red:
## mipse
module mipse(
input clk, rst_n,
input [32-1:0] instr,
input [32-1:0] readdata,
output reg [32-1:0] pc, 
output [32-1:0] aluresult,
output [32-1:0] writedata,
output memwrite);
For scale: roughly 4500 cells after synthesis, about 1100 flip-flops, roughly 160 I/O pins, about 0.061 mm² of cells after synthesis.
clock: 5.54 ns
lec_check: 0
cap_margin: 20
core_margin: 2
core_utilization: 57
cts_cluster_size: 54
hold_slack_margin: 0.29
place_density_lb_addon: 0.0
setup_slack_margin: 1.57
slew_margin: 20
tns_end_percent: 5
run.sh (not shown) runs the stock make flow with config.mk's settings and CLKGATE_MAP_FILE=.
Layout checks on red: not met. Flow itself completed; violations: setup timing.
[inputs] blue vs red
==> flow/config.mk <==
export PLATFORM = sky130hd
export DESIGN_NAME = mipse
export DESIGN_NICKNAME = mipse
export VERILOG_FILES = /design/flow/design.v
export SDC_FILE = /design/flow/constraint.sdc
export NUM_CORES = 4
export LEC_CHECK = 0
export CAP_MARGIN = 20
export CORE_MARGIN = 2
export CORE_UTILIZATION = 72
export CTS_CLUSTER_DIAMETER = 242
export CTS_CLUSTER_SIZE = 99
export PLACE_DENSITY = 0.41
export SLEW_MARGIN = 20
export TNS_END_PERCENT = 10
==> flow/constraint.sdc <==
create_clock -name core_clock -period 8.02 [get_ports {clk}]
set_input_delay 1.6040 -clock core_clock [delete_from_list [all_inputs] [get_ports {clk}]]
set_output_delay 1.6040 -clock core_clock [all_outputs]
set_load 0.01 [all_outputs]
==> comparison <==
Seen in the log of blue: GRT-0232 during global routing (5_1_grt), after which the run never completed. [blue] die area fell 21% relative to red. Between blue and red, it is blue whose detailed placer's ending HPWL is higher, by 6.3%. NOTE post-place instance area red->blue decreased by a few percent. Placeable core region improves in blue relative to red.
The following lists how green was set up differently from blue:
==> flow/config.mk <==
export PLATFORM = sky130hd
export DESIGN_NAME = mipse
export DESIGN_NICKNAME = mipse
export VERILOG_FILES = /design/flow/design.v
export SDC_FILE = /design/flow/constraint.sdc
export NUM_CORES = 4
export LEC_CHECK = 0
export CAP_MARGIN = 20
export CORE_MARGIN = 2
export CORE_UTILIZATION = 61
export CTS_CLUSTER_DIAMETER = 356
export HOLD_SLACK_MARGIN = 0.3
export PLACE_DENSITY_LB_ADDON = 0.06
export SETUP_SLACK_MARGIN = 1.59
export SLEW_MARGIN = 20
==> flow/constraint.sdc <==
create_clock -name core_clock -period 5.54 [get_ports {clk}]
set_input_delay 1.1080 -clock core_clock [delete_from_list [all_inputs] [get_ports {clk}]]
set_output_delay 1.1080 -clock core_clock [all_outputs]
set_load 0.01 [all_outputs]
==> comparison <==
Each of blue and green falls short of a clean finish.
blue did not run to completion, as it errored out during global routing (5_1_grt).
As far as area of the mapped netlist goes, blue and green are indistinguishable; the numbers are identical.
Delta (green minus blue): total instance count after detailed placement went up; depth of the CTS H-tree went up; overall die width went up.
Post-synth tally of flip-flops with integrated enable: blue vs green identical
Between green and blue, it is green whose die size is higher, by 18%.
Of the two candidates, blue has the better core outline area and green the worse one.
Post-placement worst setup slack for green: 2.00 ns down relative to blue
What orange does differently from green at the input level:
==> flow/config.mk <==
export PLATFORM = sky130hd
export DESIGN_NAME = mipse
export DESIGN_NICKNAME = mipse
export VERILOG_FILES = /design/flow/design.v
export SDC_FILE = /design/flow/constraint.sdc
export NUM_CORES = 4
export LEC_CHECK = 0
export ABC_AREA = 1
export CAP_MARGIN = 20
export CORE_MARGIN = 2
export CORE_UTILIZATION = 70
export CTS_CLUSTER_SIZE = 45
export SETUP_SLACK_MARGIN = -0.6
export SLEW_MARGIN = 20
==> flow/constraint.sdc <==
create_clock -name core_clock -period 5.96 [get_ports {clk}]
set_input_delay 1.1920 -clock core_clock [delete_from_list [all_inputs] [get_ports {clk}]]
set_output_delay 1.1920 -clock core_clock [all_outputs]
set_load 0.01 [all_outputs]
### Flow results
What ended orange was a tool error in global routing (5_1_grt); the run never finished.
Of orange and green, it is orange that has the lower area of the core.
orange vs green — count of buffers added by post-CTS timing repair for setup dropped by more than half
Die height | orange below green
## Diff of input files: purple against orange
diff --git a/flow/config.mk b/flow/config.mk
--- a/flow/config.mk
+++ b/flow/config.mk
@@ -6,9 +6,9 @@
 export NUM_CORES = 4
 export LEC_CHECK = 0
-export ABC_AREA = 1
 export CAP_MARGIN = 20
 export CORE_MARGIN = 2
 export CORE_UTILIZATION = 70
 export CTS_CLUSTER_SIZE = 45
+export PLACE_DENSITY = 0.65
 export SETUP_SLACK_MARGIN = -0.6
 export SLEW_MARGIN = 20
==> flow/constraint.sdc <==
create_clock -name core_clock -period 6.1 [get_ports {clk}]
set_input_delay 1.2200 -clock core_clock [delete_from_list [all_inputs] [get_ports {clk}]]
set_output_delay 1.2200 -clock core_clock [all_outputs]
set_load 0.01 [all_outputs]
[summary]
clock tree synthesis (4_1_cts): purple exited with error
For average size of a mapped cell, dividing the value from purple by the value from orange gives 1.7.
purple against orange: half-perimeter wire length of the detailed placement result up 8600 µm; yosys synthesis chip area down 8.7%; floorplan core area down 8.7%; number of placement rows down 5; cell area after placement down 0.0060 mm².
Compare orange and purple | complex-gate fraction of the synthesized area lower: purple
Diff orange -> purple: worst slack after detailed placement now smaller; final weighted congestion of routability-driven global placement went down; share of the synthesized netlist area taken by xor and xnor gates increased by 0.72 points relative to the old numbers.

* * *

Starting RTL as in the previous note.
make LEC_CHECK=0 CAP_MARGIN=20 CORE_MARGIN=2 CORE_UTILIZATION=68 CTS_CLUSTER_SIZE=51 MAX_ROUTING_LAYER=met4 SLEW_MARGIN=20 finish   # period 7.21 ns
The first run did not get past global routing on GRT-0116.
Change:
==> flow/config.mk (replaced) <==
export PLATFORM = sky130hd
export DESIGN_NAME = mipse
export DESIGN_NICKNAME = mipse
export VERILOG_FILES = /design/flow/design.v
export SDC_FILE = /design/flow/constraint.sdc
export NUM_CORES = 4
export LEC_CHECK = 0
export ABC_AREA = 0
export CAP_MARGIN = 25
export CELL_PAD_IN_SITES_DETAIL_PLACEMENT = 0
export CORE_ASPECT_RATIO = 0.71
export CORE_MARGIN = 2
export CORE_UTILIZATION = 57
export CTS_CLUSTER_DIAMETER = 360
export GPL_ROUTABILITY_DRIVEN = 1
export GPL_TIMING_DRIVEN = 1
export PLACE_DENSITY_LB_ADDON = 0.03
export SETUP_SLACK_MARGIN = -0.42
export SLEW_MARGIN = 35
export TNS_END_PERCENT = 5
==> flow/constraint.sdc (replaced) <==
create_clock -name core_clock -period 5.57 [get_ports {clk}]
set_input_delay 1.1140 -clock core_clock [delete_from_list [all_inputs] [get_ports {clk}]]
set_output_delay 1.1140 -clock core_clock [all_outputs]
set_load 0.01 [all_outputs]
After rerunning:
- With this change the flow ran to the end with violations: setup timing
- die size came out higher by about a fifth
- synthesized cell count stays the same
- area after synthesis is unchanged
